Design RSA_TOP, start of the top module:
module RSA_TOP (
    clk, rst_n, in_valid,
    in_p, in_q, in_e, in_c,
    out_valid, out_m
);
clock: 53.3 ns
lec_check: 0
abc_area: 1
cap_margin: 20
cell_pad_in_sites_detail_placement: 1
cell_pad_in_sites_global_placement: 1
core_margin: 2
core_utilization: 40
cts_cluster_size: 31
gpl_routability_driven: 0
max_routing_layer: met4
slew_margin: 40
run.sh (not shown) runs the stock make flow with config.mk's settings and CLKGATE_MAP_FILE=.
The starting point completed, yet does not pass: negative setup slack.
Rerun with:
ABC_AREA = not set   (was 1)
CELL_PAD_IN_SITES_DETAIL_PLACEMENT = not set   (was 1)
CELL_PAD_IN_SITES_GLOBAL_PLACEMENT = not set   (was 1)
CORE_UTILIZATION = 10   (was 40)
CTS_CLUSTER_SIZE = not set   (was 31)
GPL_ROUTABILITY_DRIVEN = not set   (was 0)
MAX_ROUTING_LAYER = not set   (was met4)
SLEW_MARGIN = 20   (was 40)
clock period = 104.0 ns   (was 53.3 ns; I/O delays follow)
Now the flow passed the timing, design-rule and antenna checks.
Final cell count grows by 24%.
Clock-buffer cell count shrinks by 5.
Global-route usage shrinks by 24 points.
Register-to-register slack gets better by 28000 ps.
Worst setup slack gets better by 28000 ps.
Wire length shrinks by 33%.
Area after synthesis grows by 0.96%.
Non-clock buffer count shrinks by 3163.
Rerun with:
CORE_UTILIZATION = 40   (was 10)
HOLD_SLACK_MARGIN = 0.23   (was not set)
MAX_ROUTING_LAYER = met4   (was not set)
clock period = 90.0 ns   (was 104.0 ns; I/O delays follow)
Result:
- The new run finished with timing, DRC and antenna clean
- cell count goes down by 38%
- count of clock-buffer cells in the layout goes down by 6
- synthesized cell count is unchanged
- die size goes down by 75%

* * *

Starting RTL as in the previous note.
clock: 90.0 ns
lec_check: 0
cap_margin: 0
core_aspect_ratio: 0.5
core_margin: 10
core_utilization: 61
cts_cluster_diameter: 285
cts_cluster_size: 99
gpl_routability_driven: 0
slew_margin: 5
tns_end_percent: 5
Edit:
Settings changed: CAP_MARGIN 0 to 20, CORE_ASPECT_RATIO 0.5 to unset, CORE_MARGIN 10 to 2, CORE_UTILIZATION 61 to 55, CTS_CLUSTER_DIAMETER 285 to unset, CTS_CLUSTER_SIZE 99 to unset, GPL_ROUTABILITY_DRIVEN 0 to unset, SLEW_MARGIN 5 to 20, TNS_END_PERCENT 5 to unset.
Clock period 90.0 ns to 85.7 ns, I/O delays scaled along.
=>
- The new run finished with timing, DRC and antenna clean
- core utilization went down by 5.6 points
- design area is higher by 1.2%
- count of clock-buffer cells in the layout drops by 9
Edit:
Settings changed: ABC_AREA set to 1, CORE_UTILIZATION 55 to 71, CTS_CLUSTER_DIAMETER set to 224, HOLD_SLACK_MARGIN set to -0.09.
Clock period 85.7 ns to 70.4 ns, I/O delays scaled along.
Outcome: Critical path depth rises by 27. Global-route usage rose by 6.0 points. Worst setup slack gets worse by 680 ps. Clock skew rises by 17 ps. Wire length fell by 7.2%. Synthesized cell count climbs by 13%. Final cell count went up by 9.3%. Register-to-register slack is worse by 680 ps. Hold slack gets better by 11 ps. Via count rises by 3.0%.
Edit:
Settings changed: ABC_AREA 1 to unset, CORE_UTILIZATION 71 to 40, CTS_CLUSTER_DIAMETER 224 to unset, HOLD_SLACK_MARGIN -0.09 to unset.
Clock period 70.4 ns to 143.0 ns, I/O delays scaled along.
Result:
- worst setup slack improves by 49000 ps
- hold slack is about the same
- design area is lower by 0.51%

* * *

== alpha ==
Starting RTL as in the previous note.
Settings: LEC_CHECK=0, ABC_AREA=1, CAP_MARGIN=20, CORE_MARGIN=4, CORE_UTILIZATION=26, GPL_TIMING_DRIVEN=1, HOLD_SLACK_MARGIN=0.23, MAX_ROUTING_LAYER=met4, PLACE_DENSITY=0.57, SETUP_SLACK_MARGIN=5.0, SLEW_MARGIN=40, TNS_END_PERCENT=65; clock period 54.8 ns.
alpha had finished all stages when the layout checks came back failing, citing negative setup slack.
Input changes introduced in beta (baseline for comparison: alpha):
- PLACE_DENSITY: 0.57 -> 0.65
- GPL_TIMING_DRIVEN: 1 -> unset
- MAX_ROUTING_LAYER: met4 -> unset
- SETUP_SLACK_MARGIN: 5.0 -> unset
- CORE_MARGIN: 4 -> 2
- CORE_UTILIZATION: 26 -> 70
- HOLD_SLACK_MARGIN: 0.23 -> unset
- ABC_AREA: 1 -> unset
- SLEW_MARGIN: 40 -> 20
- TNS_END_PERCENT: 65 -> unset
- the clock period (ns, I/O delays scaled along): 54.8 -> 72.9
### Flow results
- Number of top-level pins of beta is on par with alpha.
- Worst setup margin was lower in alpha than in beta.
- Setup clock skew after layout came out lower on beta than on alpha.
- Diff alpha -> beta: area after synthesis +1000 um2, die area moved down.
- For beta, the uppermost layer routed was met5, unlike alpha, where it was met4.
- [flow] beta | stages: complete | final checks: fail | reason: negative setup slack
- Per the comparison of beta with alpha, total routing resource utilization after global routing up 23 points, design area down about 17%, maximum frequency down 17%.
Here is what was changed in the inputs of gamma compared with beta.
- CTS_CLUSTER_DIAMETER newly set to 227
- ABC_AREA newly set to 1
- the clock period (ns, I/O delays scaled along) changed from 72.9 to 62.8
==> results <==
- [gamma] flow finished | final checks: failed | reasons: negative setup slack
- Comparing row count for beta and gamma, the bigger number came from beta.
- Re final setup TNS: beta and gamma aren't equal, and the lower value belongs to gamma.
[inputs] delta vs gamma
- a deleted CTS_CLUSTER_DIAMETER that had been 227
- a deleted PLACE_DENSITY that had been 0.65
- a change of CORE_UTILIZATION from 70 to 40
- a deleted ABC_AREA that had been 1
- a change of the clock period (ns, I/O delays scaled along) from 62.8 to 90.0
[summary]
- delta did not stop at any stage, and its layout met the timing, design-rule and antenna checks.
- delta reports a lower maximum frequency than gamma does.
- Going from gamma to delta, post-cts repair resize count saw a decrease, cell area after synthesis grew by about 1%, synthesized netlist cell count moved down.
- Residual overflow from global routing: gamma vs delta, no meaningful difference
## Diff of input files: epsilon against delta
- TNS_END_PERCENT: unset -> 5
- SLEW_MARGIN: 20 -> 5
- CORE_MARGIN: 2 -> 10
- GPL_ROUTABILITY_DRIVEN: unset -> 0
- CTS_CLUSTER_DIAMETER: unset -> 285
- CORE_UTILIZATION: 40 -> 25
- CAP_MARGIN: 20 -> 35
- CTS_CLUSTER_SIZE: unset -> 99
### Flow results
- epsilon: full flow OK, the timing, design-rule and antenna checks passed
- delta | stages: all done | timing, DRC, antenna: all pass
- Clock-buffer cell count, epsilon and delta, lower one = delta.
- Number of antenna violations at the first check in global routing (epsilon over delta): decrease, 4
- As far as final critical-path share of the clock period is concerned, delta and epsilon perform about the same.
- epsilon ends up with a CTS buffer count that is 8 higher than in delta.
